== build 63 ==
==> flow/design.v (excerpt) <==
module medianFilter(
	output	[7:0]		out, 
	output 	[18:0]	out_address, 
	output				out_valid, 
	output	[18:0]	address_a, 
	output	[18:0]	address_b, 
	input		[7:0]		q_a, 
	input		[7:0]		q_b, 
	input					clk, 
	input 				rst
); 
wire 			ldAddr; 
wire			ldImage; 
wire 			ldFilter; 
wire 			done; 
wire	[2:0]	selAddr; 
wire 	[1:0]	selFilter; 
wire 	[2:0]	selImage; 
DU du(
	.out					(out), 
	.out_address		(out_address), 
	.out_valid			(out_valid), 
	.address_a			(address_a), 
	.address_b			(address_b), 
	.q_a					(q_a), 
	.q_b					(q_b), 
	.clk					(clk), 
	.rst					(rst), 
	.ldAddr				(ldAddr), 
	.selAddr				(selAddr), 
	.ldImage				(ldImage), 
	.selImage			(selImage), 
	.ldFilter			(ldFilter), 
	.selFilter			(selFilter), 
	.done             (done)
); 
CU	cu(
	.ldAddr				(ldAddr), 
	.selAddr				(selAddr), 
	.ldImage				(ldImage), 
	.selImage			(selImage), 
	.ldFilter			(ldFilter), 
	.selFilter			(selFilter), 
	.done					(done), 
	.clk					(clk), 
	.rst					(rst)
); 
endmodule 
Size: roughly 280 flip-flops, roughly 84 I/O pins, about 0.024 mm^2 of cells after synthesis.
clock: 7.0 ns
lec_check: 0
cap_margin: 30
cell_pad_in_sites_detail_placement: 2
cell_pad_in_sites_global_placement: 3
core_margin: 6
core_utilization: 41
cts_cluster_size: 42
gpl_timing_driven: 0
max_routing_layer: met5
min_routing_layer: met1
setup_slack_margin: 1.41
slew_margin: 35
tns_end_percent: 85
run.sh (not shown) runs the stock make flow with config.mk's settings and CLKGATE_MAP_FILE=.
Build 63 completed every stage of the flow, and the final layout passed the timing, design-rule and antenna checks.
## Diff of input files: build 33 against build 63
==> flow/config.mk <==
export PLATFORM = sky130hd
export DESIGN_NAME = medianFilter
export DESIGN_NICKNAME = medianFilter
export VERILOG_FILES = /design/flow/design.v
export SDC_FILE = /design/flow/constraint.sdc
export NUM_CORES = 4
export LEC_CHECK = 0
export ABC_AREA = 1
export CAP_MARGIN = 20
export CORE_MARGIN = 2
export CORE_UTILIZATION = 69
export SETUP_SLACK_MARGIN = -0.27
export SLEW_MARGIN = 20
==> flow/constraint.sdc <==
create_clock -name core_clock -period 5.26 [get_ports {clk}]
set_input_delay 1.0520 -clock core_clock [delete_from_list [all_inputs] [get_ports {clk}]]
set_output_delay 1.0520 -clock core_clock [all_outputs]
set_load 0.01 [all_outputs]
### Flow results
- Summary of the comparison: setup slack is lower in build 33, relative to build 63.
- Core occupancy in the finished layout for build 33: 26 points up relative to build 63
- Run comparison: build 33 cell type of the slowest stage on the worst timing path sky130_fd_sc_hd__xor2_1; build 63 cell type of the slowest stage on the worst timing path sky130_fd_sc_hd__fa_2
- Placement row count (build 63 / build 33): 1.3
- Summary: with build 63 as the reference, cell count in build 33 moved up by a little under 10%.
- Taking build 33 as 1.0, build 63 lands at 1.2 on half-perimeter wire length of the detailed placement result.
- Of build 63 and build 33, just one finished clean: build 63.
- Build 33: all stages done; final checks FAILED (negative setup slack).
Setup changes, build 33 to build 9
--- a/flow/config.mk
+++ b/flow/config.mk
@@ -10,3 +10,4 @@
 export CORE_MARGIN = 2
-export CORE_UTILIZATION = 69
+export CORE_UTILIZATION = 70
+export HOLD_SLACK_MARGIN = -0.09
 export SETUP_SLACK_MARGIN = -0.27
==> flow/constraint.sdc <==
create_clock -name core_clock -period 4.6 [get_ports {clk}]
set_input_delay 0.9200 -clock core_clock [delete_from_list [all_inputs] [get_ports {clk}]]
set_output_delay 0.9200 -clock core_clock [all_outputs]
set_load 0.01 [all_outputs]
Results
FAIL build 9 @ 5_1_grt: tool exited with error
Comparing weighted congestion reported at the end of routability-driven placement for build 33 and build 9, the bigger number came from build 9.
Die area delta (build 9 − build 33): favourable
Number of buffers inserted during clock tree synthesis grows by a little under 10% when moving from build 33 to build 9.
diff inputs: build 9 => build 82
--- a/flow/config.mk
+++ b/flow/config.mk
@@ -11,4 +11,5 @@
 export CORE_UTILIZATION = 70
-export HOLD_SLACK_MARGIN = -0.09
-export SETUP_SLACK_MARGIN = -0.27
+export CTS_CLUSTER_DIAMETER = 363
+export CTS_CLUSTER_SIZE = 15
+export PLACE_DENSITY_LB_ADDON = 0.28
 export SLEW_MARGIN = 20
Notes after the runs:
The flow for build 82 finished, though final verification flagged negative setup slack. Summary of build 82 over build 9: area after synthesis roughly the same, minimum setup slack after placement now sits higher. Number of placed I/O pins delta (build 82 -> build 9): insignificant. Diff build 9 -> build 82: clock buffer count from CTS saw a decrease; number of instances in the placed design saw little to no change; buffers inserted during post-CTS setup optimization saw a decrease.

medianFilter again, from the RTL that the note above started with.
clock: 2.84 ns
lec_check: 0
cap_margin: 20
core_margin: 2
core_utilization: 72
cts_cluster_size: 54
place_density: 0.65
slew_margin: 20
The first run stopped in 4_1_cts.
Change:
Settings changed: CORE_UTILIZATION 72 to 40, CTS_CLUSTER_SIZE 54 to not set, PLACE_DENSITY 0.65 to 0.6.
Clock period 2.84 ns to 6.67 ns, I/O delays scaled along.
What happened: With this change the flow finished clean; synthesized cell count is unchanged; die area rose by about 80%; synthesized area does not change.
Change:
Settings changed: CORE_UTILIZATION 40 to 72, CTS_CLUSTER_DIAMETER set to 30, CTS_CLUSTER_SIZE set to 37, PLACE_DENSITY 0.6 to 0.65, SETUP_SLACK_MARGIN set to 0.5.
Clock period 6.67 ns to 2.84 ns, I/O delays scaled along.
=> Now the flow stopped in 4_1_cts; area after synthesis is unchanged; die area goes down by 44%; synthesized cell count does not change.
Change:
Settings changed: CORE_UTILIZATION 72 to 25, CTS_CLUSTER_DIAMETER 30 to not set, CTS_CLUSTER_SIZE 37 to not set, PLACE_DENSITY 0.65 to 0.6, SETUP_SLACK_MARGIN 0.5 to not set.
Clock period 2.84 ns to 6.67 ns, I/O delays scaled along.
This time the run finished clean.
Die size came out higher to 2.8 times its value.
Synthesized area is unchanged.
Synthesized cell count stays the same.
Change:
Settings changed: ABC_AREA set to 1, CORE_UTILIZATION 25 to 70, CTS_CLUSTER_DIAMETER set to 45, PLACE_DENSITY 0.6 to not set, PLACE_DENSITY_LB_ADDON set to 0.28, SETUP_SLACK_MARGIN set to 1.32.
Clock period 6.67 ns to 4.51 ns, I/O delays scaled along.
=>
- The changed run died in 5_1_grt, error GRT-0232
- die size went down by 62%
- synthesized area is higher by 5.0%
- synthesized cell count grows by 27%
Change:
Settings changed: ABC_AREA 1 to not set, CTS_CLUSTER_DIAMETER 45 to 31, PLACE_DENSITY_LB_ADDON 0.28 to not set, SETUP_SLACK_MARGIN 1.32 to -0.37.
Clock period 4.51 ns to 5.61 ns, I/O delays scaled along.
Outcome: The changed run completed, yet does not pass: setup timing. Area after synthesis went down by 4.7%. Die size decreases by 4.6%. Synthesized cell count falls by 21%.
